$ cat flow/config.mk
export PLATFORM = sky130hd
export DESIGN_NAME = SelectionOfAvatar
export DESIGN_NICKNAME = SelectionOfAvatar
export VERILOG_FILES = /design/flow/design.v
export SDC_FILE = /design/flow/constraint.sdc
export NUM_CORES = 4
export LEC_CHECK = 0
export CAP_MARGIN = 20
export CORE_MARGIN = 2
export CORE_UTILIZATION = 40
export SETUP_SLACK_MARGIN = 1.61
export SLEW_MARGIN = 20
$ cat flow/constraint.sdc
create_clock -name core_clock -period 5.71 [get_ports {CLK}]
set_input_delay 1.1420 -clock core_clock [delete_from_list [all_inputs] [get_ports {CLK}]]
set_output_delay 1.1420 -clock core_clock [all_outputs]
set_load 0.01 [all_outputs]
$ cat flow/design.v
`timescale 1ns / 1ps
module SelectionOfAvatar(
	input [1:0] mode,
	input [5:0] userID,
	input [1:0] candidate,  
	input CLK,
	input rst,  
	output reg [1:0] ballotBoxId,
	output reg [5:0] numberOfRegisteredVoters,
	output reg [5:0] numberOfVotesWinner,  
	output reg [1:0] WinnerId,
	output reg AlreadyRegistered,
	output reg AlreadyVoted,
	output reg NotRegistered,
	output reg VotingHasNotStarted,
	output reg RegistrationHasEnded
	);
    reg [5:0] registered [0:63];
    reg [5:0] voted [0:63];
    integer i, clock, registeredNum, votedNum;
    integer airV, fireV, waterV, earthV;
	always @(posedge CLK)
	begin
	if (rst) begin
        clock = 0;
		registeredNum = 0;
		votedNum = 0;
		airV = 0;
		fireV = 0;
		waterV = 0;
		earthV = 0;
		for(i=0; i<64; i = i+1) begin
            registered[i]=6'b000000;
            voted[i]=6'b000000;
        end
        ballotBoxId =0;
        numberOfRegisteredVoters=0;
        numberOfVotesWinner=0;
        WinnerId=0;
        AlreadyRegistered=0;
        AlreadyVoted=0;
        NotRegistered=0;
        VotingHasNotStarted=0;
        RegistrationHasEnded=0;
	end
	else begin
		clock=clock+1;
        ballotBoxId =0;
        numberOfRegisteredVoters=0;
        numberOfVotesWinner=0;
        WinnerId=0;
        AlreadyRegistered=0;
        AlreadyVoted=0;
        NotRegistered=0;
        VotingHasNotStarted=0;
        RegistrationHasEnded=0;
        if(clock<=100) begin
            ballotBoxId=userID[5:4];
            if(mode==1) begin
                VotingHasNotStarted=1;
            end
            if(mode==0) begin
                if(registered[userID]==0) begin
                    registered[userID]=1;
                    ballotBoxId=userID[5:4];
                    registeredNum=registeredNum+1;
                end
                else begin 
                    AlreadyRegistered=1;
                    ballotBoxId=userID[5:4];
                end
            end
            numberOfRegisteredVoters=registeredNum;
        end
        else if(clock<=200) begin
            ballotBoxId=userID[5:4];
            numberOfRegisteredVoters=registeredNum;
            if(mode==0) begin
                RegistrationHasEnded=1;
            end
            if(mode==1) begin
                if(registered[userID]==1) begin
                    if(voted[userID]==0)begin
                        voted[userID]=1;
                        if(candidate==0)begin
                            airV=airV+1;
                        end
                        if(candidate==1)begin
                            fireV=fireV+1;
                        end
                        if(candidate==2)begin
                            waterV=waterV+1;
                        end
                        if(candidate==3)begin
                            earthV=earthV+1;
                        end
                    end 
                    else begin
                        AlreadyVoted=1;
                    end   
                end
                else begin
                    NotRegistered=1;
                end
            end    
        end
        else if(clock>200) begin
            numberOfRegisteredVoters=registeredNum;
            numberOfVotesWinner=airV;
            WinnerId=2'b0;
            if (fireV > numberOfVotesWinner) begin
				numberOfVotesWinner = fireV;
				WinnerId = 2'b01;
			end
			if (waterV > numberOfVotesWinner) begin
				numberOfVotesWinner = waterV;
				WinnerId = 2'b10;
			end
			if (earthV> numberOfVotesWinner) begin
				numberOfVotesWinner = earthV;
				WinnerId = 2'b11;
			end
        end
	end
	end
endmodule
$ cat flow/run.sh
#!/bin/bash
# the make line also repeats each setting of config.mk as NAME=value (left out here)
make -C /OpenROAD-flow-scripts/flow DESIGN_CONFIG=/design/flow/config.mk WORK_HOME=/design/flow/orfs CLKGATE_MAP_FILE= finish
==> results of run 1 <==
==> per-layer routing <==
metal / track usage / part of all wire / up-vias / wire length (µm)
li1: - / - / 6688 / -
met1: 0.299 / 0.45 / 6739 / 20200
met2: 0.345 / 0.45 / 525 / 20200
met3: 0.0382 / 0.071 / 122 / 3170
met4: 0.0813 / 0.032 / 0 / 1430
met5: 0 / 0 / - / 0
==> timing repair <==
action	4_1_cts	5_1_grt
pin swaps	23	30
endpoints found under the setup margin	249	160
gates cloned	5	9
hold buffers	0	0
gates resized	96	74
setup buffers	26	18
==> layout make-up <==
cell class	instances	area, µm²	area share
repair buffers	131	1480	0.0812
well taps	468	586	0.0322
inverters	60	233	0.0128
multi-input cells	1265	8920	0.491
flip-flops and latches	289	5820	0.321
clock buffers	53	1040	0.0575
clock inverters	8	78.8	0.00434
==> impl_metrics.csv, run 1 <==
group,metric,value,unit
run_status,status,"timing/DRC/antenna clean",
final_layout,design_area,18200,µm²
placement,dp_hpwl,25900,µm
power,p_per_area,248,nW/µm²
yosys,synthCells,1768,
setup_path,endpoint_kind,"flip-flop",
clocking,cts_sinks,289,
final_layout,areaGrowthSynthToFinish,21.2,%
grt,grt_max_degree,116,
power,combinationalPower,283,µW
routing,vias,14074,
final_timing,finalHoldViolations,0,
placement,routabilityCongestion,0.859,
grt,antenna_found_initial,0,
yosys,top_area_cell,"dfxtp_1",
yosys,ys_area,15000,µm²
setup_path,cp.buffers_inverters,2,
routing,drt_pass1_iterations,5,
setup_path,worstReg2RegEnd,"numberOfVotesWinner[2]",
placement,place_area,15800,µm²
power,p_sw_frac,0.241,
floorplan,rows,70,
setup_path,rr_worst_depth,27,
yosys,adder_share,0.0209,
power,power_leader,"the clock network",
setup_path,cp.required,6170,ps
yosys,most_common_cell,"dfxtp_1",
floorplan,die-area,39000,µm²
placement,io_buffers,32,
floorplan,die_h,198,µm
setup_path,cp_num_cells,27,
yosys,avgSynthCellArea,8.47,µm²
setup_path,worstSetupPathType,"reg2reg",
hold_path,hold_depth,2,
final_layout,postLayoutCoreUtil,0.494,
routing,wl_per_cell,19.7,µm
grt,grt_use_total,0.219,
yosys,synth_cell_types,79,
power,comb_power_share,0.063,
setup_path,cp_slowest_stage_delay,360,ps
yosys,synth_area,15000,µm²
routing,antennaDiodeCount,0,
yosys,simple_gate_share,0.266,
setup_path,cp-startpoint,"airV[1]",
power,power_clock,2.20,mW
hold_path,hp-class,"reg2reg",
routing,vias_per_cell,6.19,
yosys,ys_seq_frac,0.386,
final_timing,fin_ws,1060,ps
floorplan,core-area,36800,µm²
routing,ant_nets,0,
floorplan,floorplan.core_util,0.407,
floorplan,die_w,198,µm
power,p_int,3.42,mW
final_layout,fill_cells,3425,
hold_path,hold_start,"voted[11][0]",
clocking,cts_inserted_buffers,35,
final_timing,fmax,0.215,GHz
routing,drc,0,
yosys,top_logic_kind,"simple AND/OR/NAND/NOR gates",
placement,post-place-ws,436,ps
yosys,ys_sh_aoi,0.204,
yosys,synthFlopType,"dfxtp_1",
setup_path,cp_max_fo,7,
final_timing,setup_tns,0,ps
power,peakVddDrop,0.237,mV
setup_path,reg2reg_from,"airV[1]",
placement,dp.cells,2155,
final_timing,worstMarginPinSlew,1030,ps
power,power,4.51,mW
yosys,ys_cells,1768,
final_timing,max_slew_margin,0.314,
clocking,clock.latency.late_pin,550,ps
yosys,synth_nets,1805,
grt,grt_pass1_vias,12926,
clocking,cts_tree,"yes",
power,p_clk_frac,0.488,
setup_path,setup.worst_path.start_class,"flip-flop",
clocking,cts.htree.levels,2,
final_timing,rsz0062_at_grt,"true",
clocking,cts_root_buf,"clkbuf_16",
power,pwr-share-seq,0.449,
clocking,clkTransAtPathRegs,60,ps
final_timing,skew,19.8,ps
setup_path,crit_family,"AND-OR/OR-AND gates",
routing,drt_iter0_markers,1396,
floorplan,io_pins,33,
yosys,synth_flops,289,
final_layout,fin_cells,2274,
yosys,area_leaders,"dfxtp_1 (39%), nand2_1 (5.0%), o2bb2ai_1 (3.7%)",
power,leakagePower,6.39,nW
yosys,synth-edff-count,0,
setup_path,crit_arrival,5110,ps
power,p_seq,2.02,mW
final_timing,hold_ws,442,ps
grt,grt_pass1_wl,69600,µm
routing,routed_wirelength,44900,µm
setup_path,worst_path_max_delay_cell,"dfxtp_4",
yosys,async_reset_ff_frac,0,
yosys,ys_sh_xor,0.0187,
setup_path,cp-endpoint,"numberOfVotesWinner[2]",
clocking,cts_max_path_buffers,3,
hold_path,worstHoldEndpoint,"voted[11][0]",
yosys,yosys.area.top_type_share,0.386,
setup_path,r2r_slack,1060,ps
final_timing,post-route-period-util,0.814,
yosys,ys.warnings.count,3,
final_timing,setup_violations,0,
grt,overflow,0,
final_timing,slew_viol_final,0,
run,warnings,34,
run,max_cap_viol_count,0,
power,switchingPower,1.09,mW
yosys,yosys-top-cells-count,"dfxtp_1 (289), nand2_1 (201), nor2_1 (129), clkbuf_1 (122), nand3_1 (69)",
final_timing,fin_crit,4650,ps
final_layout,nets,1819,
yosys,muxShareOfSynthArea,0.0466,
==> run 2, diff against run 1 <==
- CORE_UTILIZATION: 40 -> 72
- SETUP_SLACK_MARGIN: 1.61 -> not set
- clock period: 5.71 -> 2.58 ns (I/O delays scaled with it)
==> impl_metrics.csv, run 2 <==
group,metric,value,unit
yosys,synth-edff-count,0,
yosys,adder_share,0.0209,
floorplan,die-area,22000,µm²
yosys,avgSynthCellArea,8.47,µm²
yosys,synthFlopType,"dfxtp_1",
yosys,ys_cells,1768,
yosys,synth_cell_types,79,
yosys,ys_area,15000,µm²
yosys,area_leaders,"dfxtp_1 (39%), nand2_1 (5.0%), o2bb2ai_1 (3.7%)",
placement,place_area,19300,µm²
run_status,status,"aborted with a tool error",
yosys,yosys-top-cells-count,"dfxtp_1 (289), nand2_1 (201), nor2_1 (129), clkbuf_1 (122), nand3_1 (69)",
yosys,synthCells,1768,
placement,post-place-ws,-2530,ps
placement,io_buffers,32,
placement,dp_hpwl,40600,µm
yosys,most_common_cell,"dfxtp_1",
yosys,simple_gate_share,0.266,
floorplan,die_w,148,µm
yosys,ys.warnings.count,3,
yosys,yosys.area.top_type_share,0.386,
floorplan,rows,52,
run_status,stop_stage,"clock tree synthesis (4_1_cts)",
yosys,synth_nets,1805,
floorplan,core-area,20300,µm²
yosys,ys_sh_xor,0.0187,
yosys,async_reset_ff_frac,0,
yosys,synth_area,15000,µm²
yosys,muxShareOfSynthArea,0.0466,
yosys,ys_seq_frac,0.386,
yosys,synth_flops,289,
run_status,stop_error,"[ERROR DPL-0038] Utilization greater than 100%, impossible to legalize",
floorplan,floorplan.core_util,0.738,
floorplan,die_h,148,µm
placement,routabilityCongestion,0.968,
yosys,ys_sh_aoi,0.204,
floorplan,io_pins,33,
yosys,top_logic_kind,"simple AND/OR/NAND/NOR gates",
yosys,top_area_cell,"dfxtp_1",
[run 2: through the flow]
step | std cells | util | hold slack, ps | power, mW
after detailed placement | 2309 | 0.952 | 437 | 5.29
after global placement | 2309 | 0.952 | 431 | 5.25
after floorplan | 1768 | - | 417 | 4.97
==> run 3, diff against run 2 <==
- ABC_AREA: not set -> 1
- CAP_MARGIN: 20 -> 15
- CTS_CLUSTER_DIAMETER: not set -> 99
- CTS_CLUSTER_SIZE: not set -> 20
- SETUP_SLACK_MARGIN: not set -> 0.83
- SLEW_MARGIN: 20 -> 10
- clock period: 2.58 -> 3.17 ns (I/O delays scaled with it)
==> impl_metrics.csv, run 3 <==
group,metric,value,unit
run_status,status,"aborted with a tool error",
run_status,stop_stage,"clock tree synthesis (4_1_cts)",
run_status,stop_error,"[ERROR DPL-0033] detailed placement checks failed during check placement.",
floorplan,rows,54,
yosys,simple_gate_share,0.400,
yosys,yosys-top-cells-count,"nand2_1 (842), dfxtp_1 (289), nor2_1 (280), inv_1 (216), a21oi_1 (194)",
floorplan,floorplan.core_util,0.727,
yosys,ys_seq_frac,0.368,
yosys,synthCells,2417,
yosys,yosys.area.top_type_share,0.368,
yosys,ys_cells,2417,
yosys,synth_cell_types,37,
yosys,top_area_cell,"dfxtp_1",
yosys,synth_area,15700,µm²
yosys,ys_area,15700,µm²
yosys,most_common_cell,"nand2_1",
yosys,synth_flops,289,
placement,routabilityCongestion,0.982,
placement,dp_hpwl,32100,µm
yosys,async_reset_ff_frac,0,
floorplan,io_pins,33,
placement,io_buffers,32,
yosys,ys_sh_aoi,0.0741,
yosys,ys.warnings.count,3,
yosys,area_leaders,"dfxtp_1 (37%), nand2_1 (20%), nor2_1 (6.7%)",
floorplan,die_h,152,µm
yosys,synthFlopType,"dfxtp_1",
yosys,top_logic_kind,"simple AND/OR/NAND/NOR gates",
yosys,avgSynthCellArea,6.50,µm²
yosys,adder_share,0.0199,
floorplan,die-area,23000,µm²
yosys,ys_sh_xor,0.0557,
yosys,synth-edff-count,0,
yosys,synth_nets,2454,
yosys,muxShareOfSynthArea,0,
floorplan,die_w,152,µm
floorplan,core-area,21600,µm²
run 3: per-stage QoR:
stage / worst slack [ps] / instance area (µm²) / cells / total power, mW
after floorplan: -913 / 16200 / 2417 / 3.91
after global placement: -1140 / 18100 / 2851 / 4.05
after detailed placement: -1350 / 18100 / 2851 / 4.06
==> run 4, diff against run 3 <==
- CAP_MARGIN: 15 -> 20
- CTS_CLUSTER_DIAMETER: 99 -> 374
- CTS_CLUSTER_SIZE: 20 -> not set
- PLACE_DENSITY_LB_ADDON: not set -> 0.0
- SETUP_SLACK_MARGIN: 0.83 -> not set
- SLEW_MARGIN: 10 -> 20
- clock period: 3.17 -> 3.91 ns (I/O delays scaled with it)
==> impl_metrics.csv, run 4 <==
group,metric,value,unit
routing,vias,17276,
setup_path,cp-endpoint,"numberOfVotesWinner[5]",
power,p_clk_frac,0.493,
grt,antenna_found_initial,0,
power,peakVddDrop,0.360,mV
clocking,hold_buffers,0,
yosys,async_reset_ff_frac,0,
final_timing,max_slew_margin,0.280,
yosys,synth_cell_types,37,
placement,dp.cells,2767,
power,leakagePower,7.44,nW
placement,routabilityCongestion,0.947,
run,warnings,31,
clocking,clock.latency.late_pin,570,ps
floorplan,io_pins,33,
grt,grt_use_total,0.383,
setup_path,worstReg2RegEnd,"numberOfVotesWinner[5]",
final_timing,finalHoldViolations,0,
hold_path,hp-class,"reg2reg",
placement,io_buffers,32,
final_layout,seq_area,5790,µm²
yosys,ys_sh_xor,0.0557,
final_timing,fin_crit,4650,ps
setup_path,setup.worst_path.start_class,"flip-flop",
routing,drt_iter0_markers,1994,
yosys,synthFlopType,"dfxtp_1",
yosys,synth_flops,289,
yosys,synthCells,2417,
placement,post-place-ws,-545,ps
final_timing,rsz0062_at_grt,"true",
setup_path,cp_max_fo,8,
yosys,ys_seq_frac,0.368,
power,combinationalPower,225,µW
hold_path,worstHoldEndpoint,"registered[32][0]",
clocking,clkTransAtPathRegs,60,ps
clocking,cts_root_buf,"clkbuf_16",
yosys,top_area_cell,"dfxtp_1",
yosys,ys.warnings.count,3,
routing,ant_nets,0,
final_layout,nets,2572,
yosys,ys_area,15700,µm²
grt,grt_max_degree,96,
yosys,avgSynthCellArea,6.50,µm²
final_timing,post-route-period-util,1.19,
power,pwr-share-seq,0.471,
grt,grt_pass1_wl,72900,µm
yosys,muxShareOfSynthArea,0,
yosys,top_logic_kind,"simple AND/OR/NAND/NOR gates",
setup_path,worstSetupPathType,"reg2reg",
floorplan,die-area,23000,µm²
final_timing,worstMarginPinSlew,1080,ps
yosys,simple_gate_share,0.400,
power,switchingPower,1.44,mW
hold_path,hold_start,"registered[32][0]",
power,p_sw_frac,0.229,
clocking,cts_inserted_buffers,31,
final_layout,fill_cells,1297,
final_timing,skew,17.7,ps
run_status,status,"complete, but fails checks",
hold_path,hold_depth,2,
setup_path,endpoint_kind,"flip-flop",
routing,routed_wirelength,48300,µm
yosys,most_common_cell,"nand2_1",
setup_path,cp.buffers_inverters,7,
run,max_cap_viol_count,0,
yosys,adder_share,0.0199,
placement,dp_hpwl,29600,µm
setup_path,cp.required,4390,ps
final_timing,fin_ws,-741,ps
yosys,synth-edff-count,0,
final_timing,fmax,0.215,GHz
setup_path,crit_arrival,5130,ps
setup_path,rr_worst_depth,31,
floorplan,die_w,152,µm
grt,overflow,0,
clocking,cts.htree.levels,1,
yosys,yosys.area.top_type_share,0.368,
grt,grt_pass1_vias,15934,
power,p_int,4.85,mW
power,power_clock,3.10,mW
power,comb_power_share,0.036,
power,p_seq,2.96,mW
power,power_leader,"the clock network",
floorplan,core-area,21600,µm²
floorplan,rows,54,
setup_path,reg2reg_from,"airV[1]",
final_timing,setup_violations,8,
setup_path,cp-startpoint,"airV[1]",
final_layout,areaGrowthSynthToFinish,18.3,%
final_layout,fin_cells,2840,
routing,vias_per_cell,6.08,
setup_path,crit_family,"AND-OR/OR-AND gates",
yosys,ys_cells,2417,
yosys,synth_nets,2454,
final_layout,logic_area,8920,µm²
yosys,yosys-top-cells-count,"nand2_1 (842), dfxtp_1 (289), nor2_1 (280), inv_1 (216), a21oi_1 (194)",
run_status,violations,"negative setup slack",
clocking,cts_tree,"yes",
yosys,area_leaders,"dfxtp_1 (37%), nand2_1 (20%), nor2_1 (6.7%)",
clocking,cts_max_path_buffers,3,
floorplan,floorplan.core_util,0.727,
clocking,cts_sinks,289,
routing,wl_per_cell,17.0,µm
routing,antennaDiodeCount,0,
setup_path,r2r_slack,-740,ps
routing,drc,0,
floorplan,die_h,152,µm
setup_path,cp_common_cell,"inv_2",
power,p_per_area,338,nW/µm²
yosys,synth_area,15700,µm²
setup_path,cp_num_cells,31,
final_timing,slew_viol_final,0,
yosys,ys_sh_aoi,0.0741,
setup_path,worst_path_max_delay_cell,"dfxtp_2",
routing,drt_pass1_iterations,6,
setup_path,cp_slowest_stage_delay,340,ps
==> run 4: what timing repair did <==
action | in CTS | in global routing
resized | 37 | 33
buffers inserted | 7 | 8
endpoints found under the setup margin | 8 | 8
pin swaps | 18 | 21
==> run 4: routing by layer <==
layer	vias to the layer above	part of all wire	track usage
met2	1131	0.46	0.645
met1	7825	0.38	0.476
met5	-	0	0
li1	8040	-	-
met3	280	0.098	0.0617
met4	0	0.055	0.192
==> run 4: area by class of cell <==
cell class / instances / share of cell area
clock buffer: 43 / 0.0474
clock inverter: 15 / 0.0105
inverter: 222 / 0.0451
multi-input combinational: 1814 / 0.480
sequential: 289 / 0.312
tap: 280 / 0.0188
timing repair buffer: 177 / 0.0869
==> run 4: through the flow <==
stage	hold WS [ps]	instance area, µm²	setup TNS, ps	power [mW]	util
detailed placement	439	17100	-5590	3.24	0.792
global placement	436	17100	-2830	3.23	0.792
CTS	451	18400	-1820	6.27	0.851
global route	464	18600	-7460	6.40	0.860
floorplan	426	15800	-1180	3.15	-
finish	449	18600	-5700	6.29	0.860
==> run 5, diff against run 4 <==
- CAP_MARGIN: 20 -> 40
- CTS_CLUSTER_DIAMETER: 374 -> 386
- CTS_CLUSTER_SIZE: not set -> 20
- HOLD_SLACK_MARGIN: not set -> 0.29
- PLACE_DENSITY: not set -> 0.92
- PLACE_DENSITY_LB_ADDON: 0.0 -> not set
- SETUP_SLACK_MARGIN: not set -> -0.33
- clock period: 3.91 -> 3.8 ns (I/O delays scaled with it)
==> impl_metrics.csv, run 5 <==
group,metric,value,unit
setup_path,worst_path_max_delay_cell,"dfxtp_1",
yosys,async_reset_ff_frac,0,
clocking,cts_inserted_buffers,18,
final_layout,fin_cells,2795,
clocking,cts_max_path_buffers,3,
routing,drc,0,
routing,routed_wirelength,45900,µm
placement,routabilityCongestion,0.947,
yosys,synth_flops,289,
setup_path,worstSetupPathType,"reg2reg",
grt,grt_use_total,0.381,
yosys,ys_seq_frac,0.368,
final_layout,postLayoutCoreUtil,0.831,
grt,grt_pass1_vias,15470,
run,max_cap_viol_count,0,
routing,vias_per_cell,6.04,
setup_path,cp_slowest_stage_delay,340,ps
final_timing,max_slew_margin,0.479,
routing,wl_met2,21700,µm
routing,drt_pass1_iterations,6,
final_timing,rsz0062_at_grt,"true",
power,peakVddDrop,0.351,mV
yosys,ys_area,15700,µm²
floorplan,io_pins,33,
run_status,status,"complete, but fails checks",
setup_path,cp_num_cells,27,
setup_path,r2r_slack,-630,ps
power,pwr-share-seq,0.585,
yosys,area_leaders,"dfxtp_1 (37%), nand2_1 (20%), nor2_1 (6.7%)",
yosys,adder_share,0.0199,
floorplan,die-area,23000,µm²
placement,dp.cells,2763,
routing,top_layer_used,"met4",
yosys,simple_gate_share,0.400,
placement,io_buffers,32,
routing,wl_per_cell,16.4,µm
final_timing,post-route-period-util,1.17,
hold_path,hold_start,"registered[27][0]",
routing,ant_nets,0,
yosys,most_common_cell,"nand2_1",
final_layout,areaGrowthSynthToFinish,14.3,%
floorplan,die_w,152,µm
setup_path,cp-startpoint,"fireV[16]",
setup_path,rr_worst_depth,27,
clocking,cts.htree.levels,1,
setup_path,crit_family,"simple AND/OR/NAND/NOR gates",
power,combinationalPower,231,µW
setup_path,worstReg2RegEnd,"numberOfVotesWinner[1]",
power,power_leader,"sequential cells",
yosys,top_logic_kind,"simple AND/OR/NAND/NOR gates",
yosys,synth_area,15700,µm²
hold_path,worstHoldEndpoint,"registered[27][0]",
routing,met3_length,3890,µm
floorplan,core-area,21600,µm²
hold_path,hp-class,"reg2reg",
yosys,synthFlopType,"dfxtp_1",
routing,antennaDiodeCount,0,
placement,dp_hpwl,29800,µm
run,warnings,31,
final_timing,slew_viol_final,0,
clocking,clkTransAtPathRegs,90,ps
grt,antenna_found_initial,0,
clocking,hold_buffers,0,
yosys,synth_cell_types,37,
grt,grt_max_degree,101,
setup_path,cp.required,4190,ps
yosys,synth_nets,2454,
yosys,avgSynthCellArea,6.50,µm²
final_timing,fin_crit,4430,ps
yosys,yosys-top-cells-count,"nand2_1 (842), dfxtp_1 (289), nor2_1 (280), inv_1 (216), a21oi_1 (194)",
floorplan,rows,54,
placement,post-place-ws,-616,ps
final_timing,worstMarginPinSlew,781,ps
power,comb_power_share,0.044,
clocking,cts_root_buf,"clkbuf_16",
setup_path,setup.worst_path.start_class,"flip-flop",
final_layout,nets,2552,
clocking,clock.latency.late_pin,530,ps
yosys,synthCells,2417,
power,p_seq,3.04,mW
grt,grt_pass1_wl,72500,µm
power,p_int,3.96,mW
yosys,ys_sh_xor,0.0557,
setup_path,crit_arrival,4820,ps
final_timing,finalHoldViolations,0,
power,switchingPower,1.24,mW
floorplan,die_h,152,µm
final_layout,fill_cells,1392,
run_status,violations,"negative setup slack",
grt,overflow,0,
yosys,synth-edff-count,0,
setup_path,reg2reg_from,"fireV[16]",
routing,wl_met1,18200,µm
floorplan,floorplan.core_util,0.727,
final_timing,hold_ws,451,ps
power,p_sw_frac,0.239,
yosys,top_area_cell,"dfxtp_1",
final_timing,setup_violations,8,
power,p_clk_frac,0.371,
final_timing,fin_ws,-631,ps
setup_path,endpoint_kind,"flip-flop",
yosys,ys_cells,2417,
setup_path,cp_max_fo,6,
power,p_per_area,290,nW/µm²
setup_path,cp.buffers_inverters,6,
power,leakagePower,7.13,nW
yosys,muxShareOfSynthArea,0,
clocking,cts_tree,"yes",
routing,drt_iter0_markers,1856,
clocking,cts_sinks,289,
setup_path,cp_common_cell,"nand2_2",
yosys,ys_sh_aoi,0.0741,
setup_path,cp-endpoint,"numberOfVotesWinner[1]",
yosys,ys.warnings.count,3,
power,power_clock,1.93,mW
final_timing,fmax,0.226,GHz
routing,vias,16881,
yosys,yosys.area.top_type_share,0.368,
final_timing,skew,25.0,ps
hold_path,hold_depth,2,
-- run 5: timing repair --
action                                  in CTS  in global routing
gates cloned                                 1                  0
setup buffers                                5                  6
pin swaps                                   11                 20
resized                                     23                 43
endpoints found under the setup margin       8                  8
-- run 5: metal layers --
layer / vias up / track usage
li1: 7976 / -
met1: 7765 / 0.492
met2: 947 / 0.646
met3: 193 / 0.0458
met4: 0 / 0.161
met5: - / 0
-- run 5: layout make-up --
| cell class | instances | area (µm²) | area share |
|---|---|---|---|
| Timing Repair Buffer | 169 | 1590 | 0.0887 |
| Inverter | 222 | 841 | 0.0468 |
| Sequential cell | 289 | 5790 | 0.322 |
| Clock buffer | 18 | 450 | 0.0251 |
| Multi-Input combinational cell | 1815 | 8910 | 0.496 |
| Tap cell | 280 | 350 | 0.0195 |
| Clock inverter | 2 | 32.5 | 0.00181 |
-- run 5: stage by stage --
step / setup TNS (ps) / total power [mW] / cell area [µm²]
2_1_floorplan: -2430 / 3.24 / 15700
3_3_place_gp: -3680 / 3.33 / 17100
3_5_place_dp: -8960 / 3.33 / 17100
4_1_cts: -3270 / 5.18 / 17700
5_1_grt: -6230 / 5.30 / 18000
6_report: -4850 / 5.21 / 18000
==> run 6, diff against run 5 <==
- ABC_AREA: 1 -> not set
- CAP_MARGIN: 40 -> 10
- CORE_UTILIZATION: 72 -> 70
- CTS_CLUSTER_DIAMETER: 386 -> 360
- CTS_CLUSTER_SIZE: 20 -> 24
- HOLD_SLACK_MARGIN: 0.29 -> 0.3
- PLACE_DENSITY: 0.92 -> not set
- SETUP_SLACK_MARGIN: -0.33 -> 1.27
- clock period: 3.8 -> 4.77 ns (I/O delays scaled with it)
==> impl_metrics.csv, run 6 <==
group,metric,value,unit
placement,place_area,16800,µm²
yosys,area_leaders,"dfxtp_1 (39%), nand2_1 (5.0%), o2bb2ai_1 (3.7%)",
yosys,synth_cell_types,79,
clocking,cts_sinks,289,
yosys,async_reset_ff_frac,0,
floorplan,die_h,150,µm
floorplan,die-area,22600,µm²
run_status,status,"aborted with a tool error",
yosys,avgSynthCellArea,8.47,µm²
yosys,synth_area,15000,µm²
yosys,synthCells,1768,
yosys,yosys-top-cells-count,"dfxtp_1 (289), nand2_1 (201), nor2_1 (129), clkbuf_1 (122), nand3_1 (69)",
yosys,synth_flops,289,
yosys,simple_gate_share,0.266,
yosys,ys_cells,1768,
clocking,cts_inserted_buffers,16,
yosys,ys_area,15000,µm²
placement,dp_hpwl,27500,µm
floorplan,die_w,150,µm
floorplan,core-area,21000,µm²
placement,post-place-ws,-65.0,ps
yosys,top_logic_kind,"simple AND/OR/NAND/NOR gates",
run_status,stop_stage,"global routing (5_1_grt)",
run_status,stop_error,"[ERROR DPL-0038] Utilization greater than 100%, impossible to legalize",
clocking,cts_root_buf,"clkbuf_16",
yosys,muxShareOfSynthArea,0.0466,
yosys,synth_nets,1805,
yosys,ys_seq_frac,0.386,
yosys,synth-edff-count,0,
yosys,ys_sh_xor,0.0187,
placement,io_buffers,32,
yosys,adder_share,0.0209,
yosys,synthFlopType,"dfxtp_1",
yosys,yosys.area.top_type_share,0.386,
yosys,top_area_cell,"dfxtp_1",
placement,routabilityCongestion,0.943,
clocking,hold_buffers,0,
floorplan,floorplan.core_util,0.712,
yosys,ys_sh_aoi,0.204,
clocking,cts_max_path_buffers,3,
floorplan,rows,53,
floorplan,io_pins,33,
yosys,most_common_cell,"dfxtp_1",
yosys,ys.warnings.count,3,
clocking,cts.htree.levels,1,
[run 6: metrics by stage]
stage | cells | hold WS [ps] | utilization
after floorplan | 1768 | 411 | -
after global placement | 2022 | 430 | 0.801
after detailed placement | 2022 | 434 | 0.801
after CTS | 2166 | 466 | 0.948
[run 6: repair_timing]
action                                  CTS
setup buffers                            94
resized                                 303
gates cloned                             31
endpoints found under the setup margin  252
pin swaps                                92
hold endpoints to repair                  0
==> run 7, diff against run 6 <==
- ABC_AREA: not set -> 1
- CAP_MARGIN: 10 -> 20
- CORE_UTILIZATION: 70 -> 72
- CTS_CLUSTER_DIAMETER: 360 -> not set
- CTS_CLUSTER_SIZE: 24 -> not set
- HOLD_SLACK_MARGIN: 0.3 -> not set
- PLACE_DENSITY: not set -> 0.36
- SETUP_SLACK_MARGIN: 1.27 -> not set
- clock period: 4.77 -> 4.96 ns (I/O delays scaled with it)
==> impl_metrics.csv, run 7 <==
group,metric,value,unit
setup_path,cp.buffers_inverters,5,
yosys,synthFlopType,"dfxtp_1",
setup_path,crit_family,"simple AND/OR/NAND/NOR gates",
final_timing,fmax,0.212,GHz
final_timing,post-route-period-util,0.949,
floorplan,die_h,152,µm
setup_path,cp_slowest_stage_delay,550,ps
grt,grt_use_total,0.349,
routing,wl_per_cell,15.2,µm
floorplan,die_w,152,µm
floorplan,core-area,21600,µm²
routing,ant_nets,0,
run,max_cap_viol_count,0,
power,p_per_area,276,nW/µm²
setup_path,cp-endpoint,"numberOfVotesWinner[0]",
hold_path,worstHoldEndpoint,"voted[48][0]",
yosys,ys_sh_aoi,0.0741,
yosys,yosys.area.top_type_share,0.368,
final_timing,max_slew_margin,0.287,
setup_path,setup.worst_path.start_class,"flip-flop",
final_layout,nets,2454,
grt,grt_pass1_wl,66900,µm
routing,vias_per_cell,5.85,
final_timing,setup_violations,0,
hold_path,hold_start,"voted[48][0]",
final_timing,fin_crit,4710,ps
placement,dp_hpwl,27700,µm
grt,grt_pass1_vias,14290,
yosys,top_logic_kind,"simple AND/OR/NAND/NOR gates",
yosys,synthCells,2417,
setup_path,cp_num_cells,25,
power,peakVddDrop,0.362,mV
clocking,cts_max_path_buffers,3,
final_layout,areaGrowthSynthToFinish,9.11,%
placement,post-place-ws,4.82,ps
power,combinationalPower,154,µW
floorplan,rows,54,
yosys,area_leaders,"dfxtp_1 (37%), nand2_1 (20%), nor2_1 (6.7%)",
power,p_clk_frac,0.475,
power,p_seq,2.34,mW
placement,routabilityCongestion,0.961,
clocking,hold_buffers,0,
yosys,synth-edff-count,0,
clocking,cts.htree.levels,1,
clocking,cts_root_buf,"clkbuf_16",
power,power_leader,"sequential cells",
grt,overflow,0,
placement,io_buffers,32,
yosys,synth_flops,289,
power,switchingPower,1.08,mW
setup_path,endpoint_kind,"flip-flop",
setup_path,worst_path_max_delay_cell,"or4_1",
yosys,ys_area,15700,µm²
routing,drt_iter0_markers,1566,
setup_path,cp_common_cell,"nand2_1",
floorplan,io_pins,33,
clocking,clock.latency.late_pin,580,ps
final_timing,fin_ws,251,ps
power,p_sw_frac,0.228,
yosys,avgSynthCellArea,6.50,µm²
floorplan,die-area,23000,µm²
yosys,yosys-top-cells-count,"nand2_1 (842), dfxtp_1 (289), nor2_1 (280), inv_1 (216), a21oi_1 (194)",
hold_path,hp-class,"reg2reg",
clocking,cts_sinks,289,
routing,routed_wirelength,41400,µm
grt,antenna_found_initial,0,
setup_path,crit_arrival,5160,ps
routing,antennaDiodeCount,0,
floorplan,floorplan.core_util,0.727,
yosys,ys_cells,2417,
yosys,synth_area,15700,µm²
routing,vias,15909,
setup_path,r2r_slack,250,ps
run,warnings,29,
yosys,async_reset_ff_frac,0,
setup_path,worstSetupPathType,"reg2reg",
yosys,simple_gate_share,0.400,
clocking,cts_inserted_buffers,31,
power,leakagePower,6.68,nW
setup_path,rr_worst_depth,25,
grt,grt_max_degree,99,
final_timing,slew_viol_final,0,
final_timing,worstMarginPinSlew,1070,ps
final_timing,finalHoldViolations,0,
setup_path,cp.required,5410,ps
final_timing,skew,17.9,ps
setup_path,cp_max_fo,7,
yosys,ys_sh_xor,0.0557,
setup_path,reg2reg_from,"fireV[20]",
power,comb_power_share,0.032,
yosys,ys_seq_frac,0.368,
routing,drt_pass1_iterations,7,
routing,drc,0,
yosys,most_common_cell,"nand2_1",
yosys,muxShareOfSynthArea,0,
yosys,synth_cell_types,37,
setup_path,cp-startpoint,"fireV[20]",
yosys,top_area_cell,"dfxtp_1",
setup_path,worstReg2RegEnd,"numberOfVotesWinner[0]",
yosys,adder_share,0.0199,
power,power_clock,2.25,mW
yosys,synth_nets,2454,
clocking,clkTransAtPathRegs,60,ps
final_layout,postLayoutCoreUtil,0.793,
clocking,cts_tree,"yes",
yosys,ys.warnings.count,3,
power,pwr-share-seq,0.493,
run_status,status,"timing/DRC/antenna clean",
power,p_int,3.66,mW
hold_path,hold_depth,2,
==> run 7: metrics by stage <==
step                      cells  hold WS, ps  instance area (µm²)  power [mW]  TNS [ps]
after global routing       2719          462                17200        4.84      -139
after global placement     2655          436                16100        2.53         0
final                      2719          449                17200        4.74         0
after CTS                  2710          449                17100        4.74         0
after floorplan            2417          426                15700        2.49         0
after detailed placement   2655          440                16100        2.53         0
==> run 7: layout make-up <==
class | instances | area, µm²
clock buffers | 48 | 900
inverters | 222 | 837
multi-input cells | 1815 | 8670
flip-flops and latches | 289 | 5790
well taps | 280 | 350
fillers | 1626 | 4470
repair buffers | 58 | 529
clock inverters | 7 | 78.8
==> run 7: routing by layer <==
metal / vias up / wire (µm) / track usage
met4: 0 / 1300 / 0.124
met1: 7320 / 17500 / 0.460
met2: 667 / 19600 / 0.589
li1: 7800 / - / -
met5: - / 0 / 0
met3: 122 / 3030 / 0.0485
==> run 7: repair_timing <==
action,4_1_cts,5_1_grt
resized,1,16
pin swaps,1,3
buffers inserted,0,8
gates cloned,0,1
endpoints found under the hold margin,0,0
setup endpoints to repair,5,8
==> run 8, diff against run 7 <==
- ABC_AREA: 1 -> 0
- CELL_PAD_IN_SITES_GLOBAL_PLACEMENT: not set -> 1
- CORE_ASPECT_RATIO: not set -> 0.83
- CORE_MARGIN: 2 -> 8
- CORE_UTILIZATION: 72 -> 28
- CTS_CLUSTER_SIZE: not set -> 24
- GPL_ROUTABILITY_DRIVEN: not set -> 0
- MIN_ROUTING_LAYER: not set -> met2
- PLACE_DENSITY: 0.36 -> not set
- PLACE_DENSITY_LB_ADDON: not set -> 0.15
- SETUP_SLACK_MARGIN: not set -> -0.12
- SLEW_MARGIN: 20 -> 25
- clock period: 4.96 -> 6.0 ns (I/O delays scaled with it)
==> impl_metrics.csv, run 8 <==
group,metric,value,unit
placement,io_buffers,32,
final_layout,logic_area,8350,µm²
setup_path,crit_arrival,6030,ps
power,leakagePower,5.80,nW
yosys,synthCells,1768,
yosys,ys_sh_aoi,0.204,
setup_path,setup.worst_path.start_class,"primary input",
yosys,synth_nets,1805,
hold_path,worstHoldEndpoint,"voted[47][0]",
yosys,adder_share,0.0209,
routing,ant_nets,0,
power,comb_power_share,0.056,
floorplan,floorplan.core_util,0.282,
clocking,cts_sinks,289,
placement,dp.cells,2408,
setup_path,r2r_slack,410,ps
setup_path,rr_worst_depth,27,
routing,drt_pass1_iterations,6,
final_timing,slew_viol_final,0,
yosys,ys_cells,1768,
yosys,muxShareOfSynthArea,0.0466,
clocking,cts_root_buf,"clkbuf_16",
setup_path,endpoint_kind,"flip-flop",
clocking,cts_max_path_buffers,3,
final_timing,skew,24.2,ps
setup_path,worstSetupPathType,"in2reg",
routing,wl_per_cell,19.7,µm
power,p_sw_frac,0.248,
final_timing,max_slew_margin,0.380,
yosys,synthFlopType,"dfxtp_1",
final_timing,post-route-period-util,0.932,
power,pwr-share-seq,0.440,
setup_path,cp_num_cells,10,
grt,grt_pass1_vias,20235,
yosys,synth_flops,289,
setup_path,cp.buffers_inverters,2,
clocking,clock.latency.late_pin,560,ps
clocking,hold_buffers,0,
final_timing,rsz0062_at_grt,"false",
clocking,cts_tree,"yes",
yosys,area_leaders,"dfxtp_1 (39%), nand2_1 (5.0%), o2bb2ai_1 (3.7%)",
run,max_cap_viol_count,0,
placement,dp_hpwl,30300,µm
final_timing,setup_violations,0,
floorplan,die-area,61200,µm²
yosys,async_reset_ff_frac,0,
routing,drc,0,
grt,grt_use_total,0.234,
yosys,ys_sh_xor,0.0187,
routing,antennaDiodeCount,0,
final_timing,fmax,0.179,GHz
setup_path,worst_path_max_delay_cell,"or4_1",
setup_path,cp.required,6440,ps
yosys,top_area_cell,"dfxtp_1",
final_layout,seq_area,5790,µm²
setup_path,crit_family,"simple AND/OR/NAND/NOR gates",
hold_path,hp-class,"reg2reg",
setup_path,cp-startpoint,"userID[0]",
clocking,cts_setup_buffers,0,
floorplan,die_w,270,µm
floorplan,core-area,53100,µm²
routing,vias_per_cell,7.48,
yosys,ys.warnings.count,3,
power,power_clock,2.20,mW
power,peakVddDrop,0.153,mV
setup_path,cp-endpoint,"earthV[31]",
final_layout,areaGrowthSynthToFinish,15.0,%
final_timing,fin_crit,5590,ps
final_timing,worstMarginPinSlew,927,ps
power,p_clk_frac,0.503,
run_status,status,"timing/DRC/antenna clean",
setup_path,worstReg2RegEnd,"numberOfVotesWinner[4]",
routing,vias,18444,
power,p_int,3.29,mW
yosys,simple_gate_share,0.266,
power,combinationalPower,247,µW
yosys,avgSynthCellArea,8.47,µm²
setup_path,cp_max_fo,30,
clocking,cts.htree.levels,2,
yosys,most_common_cell,"dfxtp_1",
floorplan,rows,77,
yosys,synth_area,15000,µm²
grt,grt_pass1_wl,76300,µm
yosys,synth-edff-count,0,
setup_path,reg2reg_from,"airV[1]",
grt,antenna_found_initial,0,
routing,routed_wirelength,48500,µm
yosys,yosys-top-cells-count,"dfxtp_1 (289), nand2_1 (201), nor2_1 (129), clkbuf_1 (122), nand3_1 (69)",
final_timing,setup_tns,0,ps
yosys,synth_cell_types,79,
floorplan,die_h,227,µm
yosys,ys_area,15000,µm²
yosys,top_logic_kind,"simple AND/OR/NAND/NOR gates",
hold_path,hold_depth,2,
floorplan,io_pins,33,
setup_path,cp_slowest_stage_delay,870,ps
setup_path,crit_chain,"clkdlybuf4s50_1 > buf_12 > or2_2 > o311ai_0 > a2111oi_0 > nand4_1 > o32a_1 > or4_1 > nor4_1 > mux2_1",
yosys,ys_seq_frac,0.386,
routing,drt_iter0_markers,2366,
yosys,yosys.area.top_type_share,0.386,
hold_path,hold_start,"voted[47][0]",
clocking,cts_inserted_buffers,36,
final_layout,nets,1772,
grt,grt_max_degree,123,
final_timing,finalHoldViolations,0,
power,p_per_area,254,nW/µm²
clocking,clkTransAtPathRegs,60,ps
power,power_leader,"the clock network",
grt,overflow,0,
final_layout,fill_cells,5564,
final_layout,fin_cells,2466,
power,switchingPower,1.09,mW
power,p_seq,1.93,mW
clocking,cts-resized-gates,0,
run,warnings,29,
## run 8: final cells by class
| type | count | area share |
|---|---|---|
| Sequential cell | 289 | 0.336 |
| Inverter | 60 | 0.0135 |
| Clock buffer | 58 | 0.0670 |
| Timing Repair Buffer | 84 | 0.0471 |
| Multi-Input combinational cell | 1264 | 0.485 |
| Tap cell | 711 | 0.0516 |
## run 8: metrics by stage
stage / power [mW] / hold WS (ps) / setup slack [ps] / utilization / area, µm²
after detailed placement: 2.21 / 437 / 162 / 0.302 / 16100
final: 4.38 / 447 / 409 / 0.325 / 17200
after global routing: 4.53 / 473 / 2.25 / 0.325 / 17200
after floorplan: 2.10 / 411 / 902 / - / 15000
after CTS: 4.40 / 451 / 463 / 0.324 / 17200
after global placement: 2.20 / 427 / 228 / 0.302 / 16100
## run 8: metal layers
metal	global-route usage	up-vias	wire length, µm
li1	-	6493	-
met1	-	6493	0
met2	0.253	5153	23300
met3	0.353	303	22900
met4	0.0399	2	2280
met5	0.0311	-	32
==> run 9, diff against run 8 <==
- ABC_AREA: 0 -> 1
- CELL_PAD_IN_SITES_GLOBAL_PLACEMENT: 1 -> not set
- CORE_ASPECT_RATIO: 0.83 -> not set
- CORE_MARGIN: 8 -> 2
- CORE_UTILIZATION: 28 -> 62
- CTS_CLUSTER_SIZE: 24 -> 95
- GPL_ROUTABILITY_DRIVEN: 0 -> not set
- MIN_ROUTING_LAYER: met2 -> not set
- PLACE_DENSITY: not set -> 0.36
- PLACE_DENSITY_LB_ADDON: 0.15 -> not set
- SETUP_SLACK_MARGIN: -0.12 -> not set
- SLEW_MARGIN: 25 -> 20
- clock period: 6.0 -> 2.59 ns (I/O delays scaled with it)
==> impl_metrics.csv, run 9 <==
group,metric,value,unit
setup_path,worst_path_max_delay_cell,"dfxtp_1",
yosys,synth-edff-count,0,
final_timing,post-route-period-util,1.94,
final_timing,setup_tns,-236220,ps
setup_path,setup.worst_path.start_class,"flip-flop",
final_timing,hold_ws,324,ps
grt,overflow,0,
yosys,synth_nets,2454,
yosys,muxShareOfSynthArea,0,
setup_path,crit_family,"AND-OR/OR-AND gates",
clocking,cts_root_buf,"clkbuf_16",
power,pwr-share-seq,0.450,
placement,io_buffers,32,
routing,ant_nets,0,
final_layout,seq_area,5800,µm²
run,max_cap_viol_count,0,
yosys,adder_share,0.0199,
yosys,synth_flops,289,
yosys,yosys-top-cells-count,"nand2_1 (842), dfxtp_1 (289), nor2_1 (280), inv_1 (216), a21oi_1 (194)",
power,p_seq,4.47,mW
setup_path,cp_max_fo,5,
power,p_sw_frac,0.247,
setup_path,crit_arrival,5460,ps
power,peakVddDrop,0.532,mV
final_layout,areaGrowthSynthToFinish,47.1,%
setup_path,cp_common_cell,"inv_2",
clocking,hold_buffers,0,
yosys,synth_cell_types,37,
hold_path,hold_start,"rst",
floorplan,floorplan.core_util,0.628,
yosys,async_reset_ff_frac,0,
setup_path,cp_num_cells,28,
hold_path,hold_depth,2,
power,p_per_area,429,nW/µm²
yosys,yosys.area.top_type_share,0.368,
placement,dp.cells,2984,
placement,dp_hpwl,31700,µm
setup_path,rr_worst_depth,28,
clocking,clkTransAtPathRegs,70,ps
grt,antenna_found_initial,5,
hold_path,hp-class,"in2reg",
yosys,most_common_cell,"nand2_1",
power,p_clk_frac,0.498,
floorplan,io_pins,33,
hold_path,worstHoldEndpoint,"registered[18][0]",
floorplan,die_h,163,µm
power,power,9.93,mW
run,warnings,32,
clocking,cts_tree,"yes",
yosys,avgSynthCellArea,6.50,µm²
power,combinationalPower,514,µW
final_timing,rsz0062_at_grt,"true",
yosys,ys_seq_frac,0.368,
yosys,synthFlopType,"dfxtp_1",
grt,grt_pass1_wl,87300,µm
yosys,area_leaders,"dfxtp_1 (37%), nand2_1 (20%), nor2_1 (6.7%)",
final_layout,fin_cells,3149,
setup_path,endpoint_kind,"flip-flop",
grt,grt_max_degree,96,
final_timing,fmax,0.200,GHz
yosys,synthCells,2417,
final_timing,worstMarginPinSlew,844,ps
yosys,ys.warnings.count,3,
final_timing,max_slew_margin,0.433,
yosys,top_logic_kind,"simple AND/OR/NAND/NOR gates",
final_layout,logic_area,10700,µm²
run_status,violations,"negative setup slack",
routing,routed_wirelength,75700,µm
final_timing,skew,23.4,ps
setup_path,cp.buffers_inverters,5,
yosys,ys_area,15700,µm²
setup_path,r2r_slack,-2420,ps
floorplan,die_w,163,µm
clocking,cts_max_path_buffers,3,
setup_path,cp.required,3040,ps
yosys,ys_sh_xor,0.0557,
final_layout,fill_cells,921,
power,p_int,7.48,mW
grt,grt_use_total,0.401,
clocking,cts_sinks,289,
routing,drt_iter0_markers,4177,
final_timing,finalHoldViolations,0,
yosys,synth_area,15700,µm²
power,power_leader,"the clock network",
setup_path,worstSetupPathType,"reg2reg",
power,leakagePower,9.76,nW
floorplan,rows,58,
run_status,status,"complete, but fails checks",
routing,vias,21358,
final_layout,nets,2828,
clocking,cts.htree.levels,2,
setup_path,reg2reg_from,"airV[3]",
placement,post-place-ws,-1930,ps
yosys,simple_gate_share,0.400,
placement,routabilityCongestion,0.956,
routing,drt_pass1_iterations,23,
final_timing,fin_ws,-2420,ps
setup_path,cp-startpoint,"airV[3]",
routing,vias_per_cell,6.78,
final_timing,fin_crit,5010,ps
yosys,top_area_cell,"dfxtp_1",
clocking,clock.latency.late_pin,540,ps
yosys,ys_cells,2417,
power,comb_power_share,0.052,
grt,grt_pass1_vias,17811,
setup_path,worstReg2RegEnd,"numberOfVotesWinner[3]",
yosys,ys_sh_aoi,0.0741,
setup_path,cp-endpoint,"numberOfVotesWinner[3]",
power,switchingPower,2.45,mW
routing,wl_per_cell,24.0,µm
power,power_clock,4.95,mW
final_timing,slew_viol_final,0,
final_timing,setup_violations,257,
setup_path,cp_slowest_stage_delay,380,ps
floorplan,core-area,25000,µm²
routing,drc,0,
floorplan,die-area,26600,µm²
clocking,cts_inserted_buffers,34,
[run 9: what timing repair did]
action,CTS,global route
buffers inserted,55,29
setup endpoints to repair,253,257
pin swaps,59,110
cloned,20,14
gates resized,253,386
[run 9: final cells by class]
| class | instances | share of cell area |
|---|---|---|
| flip-flops and latches | 289 | 0.251 |
| clock buffers | 53 | 0.0446 |
| multi-input cells | 1816 | 0.461 |
| repair inverters | 1 | 0.000379 |
| well taps | 330 | 0.0179 |
| diodes | 3 | 0.000325 |
| repair buffers | 427 | 0.184 |
| clock inverters | 8 | 0.00362 |
| inverters | 222 | 0.0369 |
[run 9: per-layer routing]
metal / routed length (µm) / vias to the layer above / global-route usage
met5: 196 / - / 0
met3: 11900 / 952 / 0.0587
li1: - / 8580 / -
met4: 7950 / 6 / 0.218
met1: 24400 / 9565 / 0.499
met2: 31300 / 2255 / 0.671
[run 9: metrics by stage]
step            util  instance area [µm²]
5_1_grt        0.923                23100
6_report       0.924                23100
3_5_place_dp   0.741                18600
4_1_cts        0.859                21500
2_1_floorplan      -                15800
3_3_place_gp   0.741                18600
==> run 10, diff against run 9 <==
- ABC_AREA: 1 -> not set
- CAP_MARGIN: 20 -> 15
- CORE_UTILIZATION: 62 -> 22
- CTS_CLUSTER_SIZE: 95 -> 89
- GPL_TIMING_DRIVEN: not set -> 1
- PLACE_DENSITY: 0.36 -> not set
- PLACE_DENSITY_LB_ADDON: not set -> 0.15
- SETUP_SLACK_MARGIN: not set -> 0.93
- SLEW_MARGIN: 20 -> 25
- clock period: 2.59 -> 4.92 ns (I/O delays scaled with it)
==> impl_metrics.csv, run 10 <==
group,metric,value,unit
run_status,status,"timing/DRC/antenna clean",
yosys,ys_sh_aoi,0.204,
yosys,synthFlopType,"dfxtp_1",
clocking,clock.latency.late_pin,550,ps
power,p_sw_frac,0.241,
setup_path,r2r_slack,240,ps
setup_path,cp_max_fo,6,
power,p_int,4.19,mW
power,p_seq,2.35,mW
yosys,ys_area,15000,µm²
clocking,clkTransAtPathRegs,60,ps
clocking,cts_inserted_buffers,37,
yosys,avgSynthCellArea,8.47,µm²
power,leakagePower,6.82,nW
run,warnings,32,
clocking,cts_tree,"yes",
final_timing,skew,19.0,ps
power,power_leader,"the clock network",
setup_path,cp-startpoint,"airV[4]",
clocking,hold_buffers,0,
yosys,ys_sh_xor,0.0187,
setup_path,endpoint_kind,"flip-flop",
setup_path,crit_arrival,5160,ps
final_layout,nets,1909,
setup_path,worstSetupPathType,"reg2reg",
floorplan,floorplan.core_util,0.223,
power,pwr-share-seq,0.425,
power,switchingPower,1.33,mW
yosys,synth_area,15000,µm²
hold_path,hp-class,"reg2reg",
clocking,cts.htree.levels,2,
power,p_clk_frac,0.512,
floorplan,rows,95,
final_timing,setup_tns,0,ps
placement,io_buffers,32,
final_timing,post-route-period-util,0.952,
hold_path,hold_depth,1,
yosys,synth_flops,289,
setup_path,worst_path_max_delay_cell,"dfxtp_2",
clocking,cts_sinks,289,
grt,overflow,0,
setup_path,cp_num_cells,26,
grt,grt_pass1_wl,79800,µm
setup_path,cp.required,5390,ps
yosys,synth_nets,1805,
power,p_per_area,287,nW/µm²
setup_path,crit_family,"AND-OR/OR-AND gates",
routing,antennaDiodeCount,0,
grt,grt_use_total,0.141,
final_timing,worstMarginPinSlew,931,ps
routing,ant_nets,0,
setup_path,cp_slowest_stage_delay,340,ps
final_timing,slew_viol_final,0,
routing,drc,0,
power,comb_power_share,0.064,
final_timing,rsz0062_at_grt,"true",
clocking,cts_max_path_buffers,3,
yosys,area_leaders,"dfxtp_1 (39%), nand2_1 (5.0%), o2bb2ai_1 (3.7%)",
power,power_clock,2.83,mW
power,peakVddDrop,0.173,mV
yosys,most_common_cell,"dfxtp_1",
placement,dp_hpwl,33400,µm
yosys,async_reset_ff_frac,0,
yosys,synth-edff-count,0,
yosys,muxShareOfSynthArea,0.0466,
routing,vias_per_cell,5.04,
placement,routabilityCongestion,0.794,
setup_path,cp_common_cell,"o21a_1",
yosys,synthCells,1768,
final_timing,setup_violations,0,
final_timing,finalHoldViolations,0,
setup_path,setup.worst_path.start_class,"flip-flop",
clocking,cts_root_buf,"clkbuf_16",
final_timing,max_slew_margin,0.377,
grt,antenna_found_initial,0,
yosys,top_logic_kind,"simple AND/OR/NAND/NOR gates",
yosys,yosys.area.top_type_share,0.386,
placement,post-place-ws,-93.2,ps
grt,grt_max_degree,106,
setup_path,cp-endpoint,"numberOfVotesWinner[1]",
run,max_cap_viol_count,0,
routing,drt_pass1_iterations,5,
setup_path,reg2reg_from,"airV[4]",
routing,drt_iter0_markers,841,
routing,routed_wirelength,50600,µm
floorplan,die-area,70200,µm²
routing,vias,13949,
floorplan,die_w,265,µm
yosys,synth_cell_types,79,
yosys,ys.warnings.count,3,
yosys,simple_gate_share,0.266,
floorplan,core-area,67300,µm²
final_timing,fmax,0.213,GHz
power,combinationalPower,351,µW
setup_path,worstReg2RegEnd,"numberOfVotesWinner[1]",
floorplan,die_h,265,µm
yosys,yosys-top-cells-count,"dfxtp_1 (289), nand2_1 (201), nor2_1 (129), clkbuf_1 (122), nand3_1 (69)",
yosys,ys_seq_frac,0.386,
yosys,top_area_cell,"dfxtp_1",
grt,grt_pass1_vias,13639,
final_layout,postLayoutCoreUtil,0.286,
hold_path,hold_start,"registered[24][0]",
setup_path,rr_worst_depth,26,
floorplan,io_pins,33,
routing,wl_per_cell,18.3,µm
setup_path,cp.buffers_inverters,3,
yosys,adder_share,0.0209,
final_layout,areaGrowthSynthToFinish,28.6,%
final_timing,fin_ws,235,ps
final_timing,fin_crit,4680,ps
hold_path,worstHoldEndpoint,"registered[24][0]",
yosys,ys_cells,1768,
-- run 10: metrics by stage --
| stage | area (µm²) | cells | power, mW | hold WS [ps] |
|---|---|---|---|---|
| 2_1_floorplan | 15100 | 1768 | 2.57 | 411 |
| 3_3_place_gp | 17000 | 2656 | 2.72 | 429 |
| 3_5_place_dp | 17000 | 2656 | 2.72 | 440 |
| 4_1_cts | 18800 | 2744 | 5.62 | 458 |
| 5_1_grt | 19300 | 2768 | 5.74 | 469 |
| 6_report | 19300 | 2768 | 5.53 | 457 |
-- run 10: layer usage --
| metal | wire (µm) | global-route usage | vias to the layer above |
|---|---|---|---|
| li1 | - | - | 6857 |
| met4 | 1140 | 0.0408 | 0 |
| met2 | 22700 | 0.226 | 204 |
| met3 | 1710 | 0.0190 | 70 |
| met5 | 0 | 0 | - |
| met1 | 25000 | 0.196 | 6818 |
-- run 10: area by class of cell --
cell class | count | area (µm²)
fill | 7212 | 48000
clock buffer | 46 | 1020
inverter | 60 | 230
multi-input combinational | 1265 | 8890
tap | 873 | 1090
sequential | 289 | 5820
clock inverter | 16 | 209
timing repair buffer | 219 | 2000
-- run 10: timing repair --
action | CTS | global route
pin swaps | 24 | 29
gates cloned | 6 | 1
setup endpoints to repair | 246 | 225
buffers inserted | 20 | 23
resized | 91 | 80
hold endpoints to repair | 0 | 0
==> run 11, diff against run 10 <==
- ABC_AREA: not set -> 1
- CAP_MARGIN: 15 -> 20
- CELL_PAD_IN_SITES_DETAIL_PLACEMENT: not set -> 0
- CORE_ASPECT_RATIO: not set -> 1.07
- CORE_UTILIZATION: 22 -> 72
- CTS_CLUSTER_DIAMETER: not set -> 233
- CTS_CLUSTER_SIZE: 89 -> 42
- GPL_ROUTABILITY_DRIVEN: not set -> 1
- MIN_ROUTING_LAYER: not set -> met1
- PLACE_DENSITY_LB_ADDON: 0.15 -> 0.01
- SETUP_SLACK_MARGIN: 0.93 -> 1.08
- SLEW_MARGIN: 25 -> 20
- TNS_END_PERCENT: not set -> 80
- clock period: 4.92 -> 3.75 ns (I/O delays scaled with it)
==> impl_metrics.csv, run 11 <==
group,metric,value,unit
run_status,status,"aborted with a tool error",
run_status,stop_stage,"global routing (5_1_grt)",
run_status,stop_error,"[ERROR GRT-0232] Routing congestion too high. Check the congestion heatmap in the GUI.",
yosys,yosys-top-cells-count,"nand2_1 (842), dfxtp_1 (289), nor2_1 (280), inv_1 (216), a21oi_1 (194)",
yosys,ys_seq_frac,0.368,
clocking,cts_root_buf,"clkbuf_16",
floorplan,rows,55,
yosys,ys.warnings.count,3,
yosys,top_area_cell,"dfxtp_1",
yosys,most_common_cell,"nand2_1",
yosys,synth_area,15700,µm²
placement,routabilityCongestion,0.960,
yosys,simple_gate_share,0.400,
yosys,muxShareOfSynthArea,0,
floorplan,die_w,147,µm
yosys,ys_area,15700,µm²
yosys,ys_sh_xor,0.0557,
yosys,ys_sh_aoi,0.0741,
clocking,cts_sinks,289,
placement,dp_hpwl,29700,µm
yosys,synth_flops,289,
yosys,synth-edff-count,0,
clocking,cts.htree.levels,1,
yosys,synthFlopType,"dfxtp_1",
placement,place_area,17000,µm²
yosys,synth_nets,2454,
yosys,synth_cell_types,37,
floorplan,core-area,21300,µm²
placement,io_buffers,32,
yosys,synthCells,2417,
floorplan,io_pins,33,
yosys,async_reset_ff_frac,0,
clocking,cts_inserted_buffers,10,
floorplan,die-area,23000,µm²
yosys,top_logic_kind,"simple AND/OR/NAND/NOR gates",
floorplan,die_h,157,µm
clocking,hold_buffers,0,
placement,post-place-ws,-646,ps
yosys,avgSynthCellArea,6.50,µm²
grt,grt_use_total,0.794,
floorplan,floorplan.core_util,0.739,
clocking,cts_max_path_buffers,3,
yosys,adder_share,0.0199,
yosys,yosys.area.top_type_share,0.368,
grt,overflow,115,
yosys,ys_cells,2417,
yosys,area_leaders,"dfxtp_1 (37%), nand2_1 (20%), nor2_1 (6.7%)",
-- run 11: repair_timing --
| action | CTS |
|---|---|
| gates resized | 441 |
| endpoints found under the setup margin | 253 |
| setup buffers | 89 |
| pin swaps | 111 |
| cloned | 37 |
-- run 11: metrics by stage --
step	instances	util
floorplan	2417	-
global placement	2750	0.797
detailed placement	2750	0.797
CTS	2888	0.958
-- run 11: per-layer routing --
layer  overflow  global-route usage
met4         49               0.838
met2         65               0.975
met1          0               0.773
met3          0               0.622
met5          1               0.359
==> run 12, diff against run 11 <==
- CAP_MARGIN: 20 -> 0
- CELL_PAD_IN_SITES_DETAIL_PLACEMENT: 0 -> not set
- CORE_ASPECT_RATIO: 1.07 -> 1.19
- CTS_CLUSTER_DIAMETER: 233 -> 191
- CTS_CLUSTER_SIZE: 42 -> not set
- GPL_ROUTABILITY_DRIVEN: 1 -> not set
- GPL_TIMING_DRIVEN: 1 -> not set
- HOLD_SLACK_MARGIN: not set -> 0.28
- MAX_ROUTING_LAYER: not set -> met4
- MIN_ROUTING_LAYER: met1 -> not set
- SETUP_SLACK_MARGIN: 1.08 -> -0.24
- TNS_END_PERCENT: 80 -> not set
- clock period: 3.75 -> 4.01 ns (I/O delays scaled with it)
==> impl_metrics.csv, run 12 <==
group,metric,value,unit
power,power,5.98,mW
setup_path,crit_family,"AND-OR/OR-AND gates",
placement,io_buffers,32,
final_timing,hold_ws,450,ps
yosys,avgSynthCellArea,6.50,µm²
clocking,cts.htree.levels,1,
routing,drt_iter0_markers,1504,
floorplan,rows,59,
power,comb_power_share,0.034,
routing,wl_per_cell,16.0,µm
routing,drt_pass1_iterations,5,
hold_path,worstHoldEndpoint,"registered[24][0]",
yosys,simple_gate_share,0.400,
final_layout,areaGrowthSynthToFinish,15.4,%
grt,grt_pass1_wl,71800,µm
final_layout,fin_cells,2808,
clocking,cts_root_buf,"clkbuf_16",
floorplan,die_w,139,µm
grt,antenna_found_initial,0,
yosys,top_area_cell,"dfxtp_1",
grt,grt_pass1_vias,15726,
routing,vias,16730,
yosys,synthCells,2417,
yosys,synth-edff-count,0,
placement,dp_hpwl,29500,µm
setup_path,worst_path_max_delay_cell,"dfxtp_2",
routing,drc,0,
power,power_leader,"sequential cells",
yosys,ys_seq_frac,0.368,
power,p_sw_frac,0.225,
placement,dp.cells,2744,
final_layout,nets,2549,
setup_path,cp.required,4500,ps
yosys,synth_flops,289,
power,power_clock,2.89,mW
power,p_per_area,329,nW/µm²
hold_path,hp-class,"reg2reg",
placement,routabilityCongestion,0.976,
setup_path,cp.buffers_inverters,6,
yosys,async_reset_ff_frac,0,
clocking,clock.latency.late_pin,570,ps
clocking,cts_tree,"yes",
yosys,yosys-top-cells-count,"nand2_1 (842), dfxtp_1 (289), nor2_1 (280), inv_1 (216), a21oi_1 (194)",
power,peakVddDrop,0.388,mV
setup_path,cp_max_fo,8,
hold_path,hold_start,"registered[24][0]",
setup_path,setup.worst_path.start_class,"flip-flop",
final_timing,fin_crit,4500,ps
power,pwr-share-seq,0.483,
yosys,ys.warnings.count,3,
power,p_seq,2.89,mW
grt,grtUsageMet2,0.663,
yosys,synth_area,15700,µm²
setup_path,reg2reg_from,"airV[1]",
floorplan,floorplan.core_util,0.727,
final_timing,setup_tns,-3440,ps
clocking,cts_max_path_buffers,3,
grt,met3_usage,0.0375,
setup_path,crit_arrival,4980,ps
routing,routed_wirelength,45000,µm
yosys,synth_nets,2454,
power,combinationalPower,201,µW
grt,grt_use_total,0.379,
floorplan,core-area,21600,µm²
run,warnings,31,
routing,antennaDiodeCount,0,
yosys,muxShareOfSynthArea,0,
run,max_cap_viol_count,0,
routing,ant_nets,0,
yosys,synth_cell_types,37,
yosys,ys_sh_aoi,0.0741,
setup_path,rr_worst_depth,30,
final_timing,finalHoldViolations,0,
routing,vias_per_cell,5.96,
floorplan,io_pins,33,
final_timing,fin_ws,-487,ps
hold_path,hold_depth,2,
grt,gr-usage-met1,0.445,
grt,grt_max_degree,101,
setup_path,cp-endpoint,"numberOfVotesWinner[2]",
floorplan,die_h,165,µm
run_status,status,"complete, but fails checks",
clocking,cts_sinks,289,
final_timing,worstMarginPinSlew,868,ps
setup_path,cp_num_cells,30,
final_timing,post-route-period-util,1.12,
yosys,top_logic_kind,"simple AND/OR/NAND/NOR gates",
setup_path,cp-startpoint,"airV[1]",
yosys,ys_sh_xor,0.0557,
setup_path,endpoint_kind,"flip-flop",
setup_path,worstSetupPathType,"reg2reg",
final_timing,slew_viol_final,0,
yosys,yosys.area.top_type_share,0.368,
final_timing,skew,19.9,ps
clocking,cts_inserted_buffers,30,
final_timing,fmax,0.222,GHz
grt,overflow,0,
final_timing,setup_violations,8,
power,p_clk_frac,0.483,
final_timing,max_slew_margin,0.420,
final_timing,rsz0062_at_grt,"true",
setup_path,cp_slowest_stage_delay,320,ps
yosys,adder_share,0.0199,
grt,gr-max-usage-layer,"met2",
placement,post-place-ws,-905,ps
clocking,clkTransAtPathRegs,60,ps
floorplan,die-area,23000,µm²
power,leakagePower,7.25,nW
setup_path,r2r_slack,-490,ps
yosys,most_common_cell,"nand2_1",
run_status,violations,"negative setup slack",
setup_path,worstReg2RegEnd,"numberOfVotesWinner[2]",
power,switchingPower,1.35,mW
yosys,ys_area,15700,µm²
power,p_int,4.63,mW
yosys,area_leaders,"dfxtp_1 (37%), nand2_1 (20%), nor2_1 (6.7%)",
yosys,synthFlopType,"dfxtp_1",
yosys,ys_cells,2417,
## run 12: layout make-up
cell class / instances / area, µm²
Multi-Input combinational cell: 1814 / 8830
Sequential cell: 289 / 5790
Fill cell: 1456 / 3480
Timing Repair Buffer: 155 / 1340
Inverter: 222 / 833
Clock buffer: 39 / 825
Tap cell: 274 / 343
Clock inverter: 15 / 190
## run 12: layer usage
| metal | wire, µm | up-vias |
|---|---|---|
| met1 | 17500 | 7722 |
| met5 | 0 | - |
| li1 | - | 8005 |
| met4 | 2210 | 0 |
| met3 | 2960 | 213 |
| met2 | 22300 | 790 |
## run 12: per-stage QoR
| stage | utilization | instance area, µm² |
|---|---|---|
| after floorplan | - | 15700 |
| after global placement | 0.780 | 16900 |
| after detailed placement | 0.780 | 16900 |
| after CTS | 0.834 | 18000 |
| after global routing | 0.839 | 18100 |
| final | 0.839 | 18100 |
## run 12: repair_timing
| item | 4_1_cts | 5_1_grt |
|---|---|---|
| pin swaps | 8 | 17 |
| setup endpoints to repair | 8 | 8 |
| hold buffers | 0 | 0 |
| resized | 20 | 30 |
| hold endpoints to repair | 0 | 0 |
| setup buffers | 9 | 3 |
Power figures rest on the tool's default switching activity, not on a simulated workload.
